## run A
==> flow/design.v (excerpt) <==
module top(clk, rst_n, in, valid_in, last_in, out, valid_out, last_out, ready);
Size in the first run: about 5200 cells after synthesis, about 71 I/O pins, ~0.094 mm2 of cells after synthesis.
Settings: LEC_CHECK=0, CAP_MARGIN=40, CELL_PAD_IN_SITES_DETAIL_PLACEMENT=2, CELL_PAD_IN_SITES_GLOBAL_PLACEMENT=3, CORE_MARGIN=7, CORE_UTILIZATION=62, CTS_CLUSTER_SIZE=21, GPL_ROUTABILITY_DRIVEN=1, GPL_TIMING_DRIVEN=0, HOLD_SLACK_MARGIN=0.28, MIN_ROUTING_LAYER=met1, PLACE_DENSITY=0.95, SLEW_MARGIN=20, TNS_END_PERCENT=70; clock period 8.0 ns.
run.sh (not shown) runs the stock make flow with config.mk's settings and CLKGATE_MAP_FILE=.
Run A is listed as incomplete: the tool reported an error in detailed placement and the run ended there.
Modified inputs, run B compared to run A
- a deleted TNS_END_PERCENT that had been 70
- a deleted GPL_TIMING_DRIVEN that had been 0
- a change of CORE_MARGIN from 7 to 2
- a deleted CELL_PAD_IN_SITES_DETAIL_PLACEMENT that had been 2
- an added CTS_CLUSTER_DIAMETER of 371
- a deleted MIN_ROUTING_LAYER that had been met1
- a deleted PLACE_DENSITY that had been 0.95
- a deleted CTS_CLUSTER_SIZE that had been 21
- a change of CAP_MARGIN from 40 to 20
- a deleted HOLD_SLACK_MARGIN that had been 0.28
- a deleted CELL_PAD_IN_SITES_GLOBAL_PLACEMENT that had been 3
- an added ABC_AREA of 1
- a deleted GPL_ROUTABILITY_DRIVEN that had been 1
- a change of the clock period (ns, I/O delays scaled along) from 8.0 to 3.52
## What came out
From the logs: run B reached the end of the flow and failed the layout checks with setup timing. Summary — simple-gate area share of the yosys netlist, run B relative to run A: higher, by 9.3 points. On Yosys chip area: run B sits above run A. Between run B and run A, it is run B whose proportion of synthesized area in mux cells is lower, by 17 points. Note that the number of nets in the synthesized netlist recorded for run A amounts to 0.62 times the value seen in run B. Adder and majority cell fraction of the synthesized area: run B vs run A — no meaningful difference. Taking run A over run B, the synthesized instance count ratio works out to 0.61. In the reports for run A and run B, the larger number of different library cells in the post-synthesis netlist belongs to run A. Where die size is concerned, run A is outperformed by run B.
## Diff of input files: run C against run B
- swapping 20 for 40 in CAP_MARGIN
- putting SETUP_SLACK_MARGIN at -0.34 where nothing was set
- putting CTS_CLUSTER_SIZE at 15 where nothing was set
- swapping 62 for 72 in CORE_UTILIZATION
- putting PLACE_DENSITY at 0.38 where nothing was set
- swapping 371 for 212 in CTS_CLUSTER_DIAMETER
- swapping 3.52 for 3.45 in the clock period (ns, I/O delays scaled along)
Notes after the runs:
In run B the implementation ran to completion but is not tape-out ready, as the final checks report setup timing. Run C finished all stages; however, its layout fails the closing checks, the failures being setup timing. Run C vs run B: cell area down by a few percent. Run C has data required time at the worst endpoint above what run B had. Summary of run C over run B: slew of the pin with the lowest slew margin decreased 170 ps, clock share of power fell by 7.1 points, cell count listed in synth_stat.txt did not really move.
#### Input delta (run D over run C)
- ABC_AREA no longer set, was 1
- PLACE_DENSITY_LB_ADDON now 0.0, previously not set
- CAP_MARGIN now 10, was 40
- CTS_CLUSTER_DIAMETER no longer set, was 212
- CTS_CLUSTER_SIZE now 59, was 15
- PLACE_DENSITY no longer set, was 0.38
- SETUP_SLACK_MARGIN now 1.21, was -0.34
- the clock period (ns, I/O delays scaled along) now 4.15, was 3.45
Findings:
Status for run C and run D: no clean run. The layout from run D, despite a flow that completed every stage, fails the layout checks, with the failing checks listed as setup timing. Total number of placement rows in run D is 2 below run C. Final antenna diode count: run D vs run C up 4. [compare] base=run C new=run D: final wirelength fell about 3.3%, via count fell about 22%, global placer's final weighted congestion fell about 6%, maximum operating frequency fell 18 MHz. Between run C and run D, multi-input gate area in the final layout is higher for run C, run D comes in under that. In run D the peak fanout along the critical path turned out 8 lower than in run C. On detailed router's first-iteration violation count, the higher figure sits with run C, not run D. Row depth of the worst register-to-register path: run D lower / run C higher.


Starting RTL as in the previous note.
make LEC_CHECK=0 CAP_MARGIN=20 CORE_MARGIN=2 CORE_UTILIZATION=71 CTS_CLUSTER_DIAMETER=212 SLEW_MARGIN=20 finish   # period 5.41 ns
Change:
--- a/flow/config.mk
+++ b/flow/config.mk
@@ -9,4 +9,4 @@
 export CORE_MARGIN = 2
-export CORE_UTILIZATION = 71
-export CTS_CLUSTER_DIAMETER = 212
-export SLEW_MARGIN = 20
+export CORE_UTILIZATION = 57
+export SETUP_SLACK_MARGIN = -0.07
+export SLEW_MARGIN = 25
==> flow/constraint.sdc (replaced) <==
create_clock -name core_clock -period 8.0 [get_ports {clk}]
set_input_delay 1.6000 -clock core_clock [delete_from_list [all_inputs] [get_ports {clk}]]
set_output_delay 1.6000 -clock core_clock [all_outputs]
set_load 0.01 [all_outputs]
The new run produced a clean layout.
Synthesized area stays the same.
Wire length falls by 2.3%.
Hold slack gets worse by 3.2 ps.
Power is lower by 30%.
Core utilization went down by 15 points.
Change:
--- a/flow/config.mk
+++ b/flow/config.mk
@@ -9,4 +9,3 @@
 export CORE_MARGIN = 2
-export CORE_UTILIZATION = 57
-export SETUP_SLACK_MARGIN = -0.07
-export SLEW_MARGIN = 25
+export CORE_UTILIZATION = 40
+export SLEW_MARGIN = 20
=> The changed run passed the timing, DRC and antenna checks. Cell area increases by 1.1%. Sequential share of layout area decreases by 0.69 points. Core utilization decreases by 19 points. Total power increases by 0.34%. Combinational power increases by about 1%. Worst hold slack is worse by 39 ps. Wire length is about the same. Count of clock-buffer cells in the layout decreases by 7.
Change:
--- a/flow/config.mk
+++ b/flow/config.mk
@@ -10,2 +10,3 @@
 export CORE_UTILIZATION = 40
+export SETUP_SLACK_MARGIN = 0.25
 export SLEW_MARGIN = 20
==> flow/constraint.sdc (replaced) <==
create_clock -name core_clock -period 6.17 [get_ports {clk}]
set_input_delay 1.2340 -clock core_clock [delete_from_list [all_inputs] [get_ports {clk}]]
set_output_delay 1.2340 -clock core_clock [all_outputs]
set_load 0.01 [all_outputs]
After rerunning: The changed run ran to the end with no violations; wire length goes up by 2.0%; area after synthesis does not change; design area rose by 0.71%; synthesized cell count stays the same; hold slack gets better by 42 ps; final cell count rises by 0.45%.
Change:
--- a/flow/config.mk
+++ b/flow/config.mk
@@ -9,4 +9,5 @@
 export CORE_MARGIN = 2
-export CORE_UTILIZATION = 40
-export SETUP_SLACK_MARGIN = 0.25
+export CORE_UTILIZATION = 72
+export PLACE_DENSITY_LB_ADDON = 0.0
+export SETUP_SLACK_MARGIN = 1.21
 export SLEW_MARGIN = 20
==> flow/constraint.sdc (replaced) <==
create_clock -name core_clock -period 4.15 [get_ports {clk}]
set_input_delay 0.8300 -clock core_clock [delete_from_list [all_inputs] [get_ports {clk}]]
set_output_delay 0.8300 -clock core_clock [all_outputs]
set_load 0.01 [all_outputs]
=> The changed run completed, yet does not pass: setup timing. Critical path depth rose by 3. Fmax rose by roughly a tenth. Sequential share of layout area fell by 1.7 points. Wire length rose by about a fifth.


Starting RTL as in the previous note.
Settings: LEC_CHECK=0, CAP_MARGIN=0, CELL_PAD_IN_SITES_DETAIL_PLACEMENT=2, CORE_ASPECT_RATIO=0.66, CORE_MARGIN=8, CORE_UTILIZATION=71, CTS_CLUSTER_DIAMETER=176, CTS_CLUSTER_SIZE=88, GPL_ROUTABILITY_DRIVEN=0, GPL_TIMING_DRIVEN=0, MAX_ROUTING_LAYER=met4, PLACE_DENSITY_LB_ADDON=0.26, SETUP_SLACK_MARGIN=-0.41, SLEW_MARGIN=10; clock period 5.59 ns.
The baseline stopped in 3_5_place_dp on DPL-0033.
Next try:
Settings changed: ABC_AREA set to 1, CELL_PAD_IN_SITES_DETAIL_PLACEMENT 2 to not set, CORE_ASPECT_RATIO 0.66 to 0.91, CORE_MARGIN 8 to 2, CORE_UTILIZATION 71 to 72, CTS_CLUSTER_DIAMETER 176 to not set, CTS_CLUSTER_SIZE 88 to 25, GPL_ROUTABILITY_DRIVEN 0 to not set, GPL_TIMING_DRIVEN 0 to not set, HOLD_SLACK_MARGIN set to 0.3, MAX_ROUTING_LAYER met4 to not set, PLACE_DENSITY_LB_ADDON 0.26 to 0.02, SETUP_SLACK_MARGIN -0.41 to 1.0, SLEW_MARGIN 10 to 20.
Clock period 5.59 ns to 3.43 ns, I/O delays scaled along.
=> This time the run finished but failed the layout checks on setup timing. Synthesized area came out higher by 2.7%. Die area came out lower by 5.2%. Synthesized cell count came out higher by 65%.
Next try:
Settings changed: ABC_AREA 1 to not set, CAP_MARGIN 0 to 10, CORE_ASPECT_RATIO 0.91 to not set, CTS_CLUSTER_SIZE 25 to 100, HOLD_SLACK_MARGIN 0.3 to not set, PLACE_DENSITY_LB_ADDON 0.02 to 0.0, SETUP_SLACK_MARGIN 1.0 to 1.21, TNS_END_PERCENT set to 5.
Clock period 3.43 ns to 4.15 ns, I/O delays scaled along.
What happened: The new run finished with setup timing left; clock power shrinks by 17%; wire length falls by 12%; power went down by 15%; final cell count shrinks by 31%; synthesized area is lower by 2.7%; maximum frequency decreases by 7.0%.
Next try:
Settings changed: ABC_AREA set to 1, CAP_MARGIN 10 to 35, CTS_CLUSTER_DIAMETER set to 212, CTS_CLUSTER_SIZE 100 to 15, PLACE_DENSITY_LB_ADDON 0.0 to not set, SETUP_SLACK_MARGIN 1.21 to -0.34, TNS_END_PERCENT 5 to not set.
Clock period 4.15 ns to 3.45 ns, I/O delays scaled along.
The changed run ran to the end with violations: setup timing.
Total power rises by 7.4%.
Hold slack loses 0.13 ns.
Global-route usage falls by 0.21 points.
Wire length grows by 4.6%.
Area after synthesis rises by 2.7%.
Setup slack loses 0.095 ns.
Design area goes up by 2.8%.
Core utilization is about the same.
Synthesized cell count increases by 65%.
Cell count is higher by 43%.
Critical path depth grows by 3.


top again, from the RTL that the note above started with.
==> flow/config.mk <==
export PLATFORM = sky130hd
export DESIGN_NAME = top
export DESIGN_NICKNAME = top
export VERILOG_FILES = /design/flow/design.v
export SDC_FILE = /design/flow/constraint.sdc
export NUM_CORES = 4
export LEC_CHECK = 0
export ABC_AREA = 1
export CAP_MARGIN = 0
export CORE_MARGIN = 2
export CORE_UTILIZATION = 72
export CTS_CLUSTER_DIAMETER = 212
export CTS_CLUSTER_SIZE = 15
export PLACE_DENSITY = 0.38
export SETUP_SLACK_MARGIN = -0.34
export SLEW_MARGIN = 20
==> flow/constraint.sdc <==
create_clock -name core_clock -period 3.45 [get_ports {clk}]
set_input_delay 0.6900 -clock core_clock [delete_from_list [all_inputs] [get_ports {clk}]]
set_output_delay 0.6900 -clock core_clock [all_outputs]
set_load 0.01 [all_outputs]
The baseline completed and failed the layout checks on setup timing.
Next try:
==> flow/config.mk (replaced) <==
export PLATFORM = sky130hd
export DESIGN_NAME = top
export DESIGN_NICKNAME = top
export VERILOG_FILES = /design/flow/design.v
export SDC_FILE = /design/flow/constraint.sdc
export NUM_CORES = 4
export LEC_CHECK = 0
export CAP_MARGIN = 0
export CORE_ASPECT_RATIO = 0.71
export CORE_MARGIN = 2
export CORE_UTILIZATION = 72
export CTS_CLUSTER_DIAMETER = 29
export CTS_CLUSTER_SIZE = 47
export GPL_ROUTABILITY_DRIVEN = 1
export GPL_TIMING_DRIVEN = 1
export PLACE_DENSITY_LB_ADDON = 0.0
export SETUP_SLACK_MARGIN = 1.02
export SLEW_MARGIN = 10
export TNS_END_PERCENT = 20
==> flow/constraint.sdc (replaced) <==
create_clock -name core_clock -period 3.59 [get_ports {clk}]
set_input_delay 0.7180 -clock core_clock [delete_from_list [all_inputs] [get_ports {clk}]]
set_output_delay 0.7180 -clock core_clock [all_outputs]
set_load 0.01 [all_outputs]
Result: The changed run ran to the end with violations: setup timing; combinational power rises to 2.8 times its value; clock power went up by 77%; first-iteration DRC count grows by 17%; final cell count goes down by 27%; via count shrinks by 12%; maximum frequency fell by 22%; synthesized cell count falls by 39%; routed wire length climbs by 16%; power went up by 30%; non-clock buffer count went down by 92; sequential share of layout area goes down by 1.8 points.
Next try:
==> flow/config.mk (replaced) <==
export PLATFORM = sky130hd
export DESIGN_NAME = top
export DESIGN_NICKNAME = top
export VERILOG_FILES = /design/flow/design.v
export SDC_FILE = /design/flow/constraint.sdc
export NUM_CORES = 4
export LEC_CHECK = 0
export CAP_MARGIN = 20
export CORE_MARGIN = 2
export CORE_UTILIZATION = 71
export CTS_CLUSTER_SIZE = 22
export SLEW_MARGIN = 20
==> flow/constraint.sdc (replaced) <==
create_clock -name core_clock -period 3.43 [get_ports {clk}]
set_input_delay 0.6860 -clock core_clock [delete_from_list [all_inputs] [get_ports {clk}]]
set_output_delay 0.6860 -clock core_clock [all_outputs]
set_load 0.01 [all_outputs]
Outcome:
- The changed run finished with setup timing left
- clock-buffer cell count came out lower by 115
- synthesized area does not change
- cell area came out lower by 1.6%
- power came out lower by about 10%
- setup slack got worse by 180 ps
- routed wire length came out lower by 4.8%
- cell count came out lower by 0.55%
- core utilization came out lower by 2.9 points
- global-route usage came out lower by 7.4 points
Next try:
--- a/flow/config.mk
+++ b/flow/config.mk
@@ -6,7 +6,11 @@
 export NUM_CORES = 4
 export LEC_CHECK = 0
-export CAP_MARGIN = 20
+export ABC_AREA = 0
+export CAP_MARGIN = 35
 export CORE_MARGIN = 2
-export CORE_UTILIZATION = 71
-export CTS_CLUSTER_SIZE = 22
+export CORE_UTILIZATION = 72
+export CTS_CLUSTER_DIAMETER = 212
+export CTS_CLUSTER_SIZE = 15
+export PLACE_DENSITY = 0.78
+export SETUP_SLACK_MARGIN = -0.34
 export SLEW_MARGIN = 20
==> flow/constraint.sdc (replaced) <==
create_clock -name core_clock -period 3.45 [get_ports {clk}]
set_input_delay 0.6900 -clock core_clock [delete_from_list [all_inputs] [get_ports {clk}]]
set_output_delay 0.6900 -clock core_clock [all_outputs]
set_load 0.01 [all_outputs]
Result:
- The new run finished but failed the layout checks on setup timing
- final area went down by a few percent
- maximum frequency decreases by a few percent
- via count drops by a few percent
- wire length drops by a few percent
- sequential power is about the same
Power figures rest on the tool's default switching activity, not on a simulated workload.
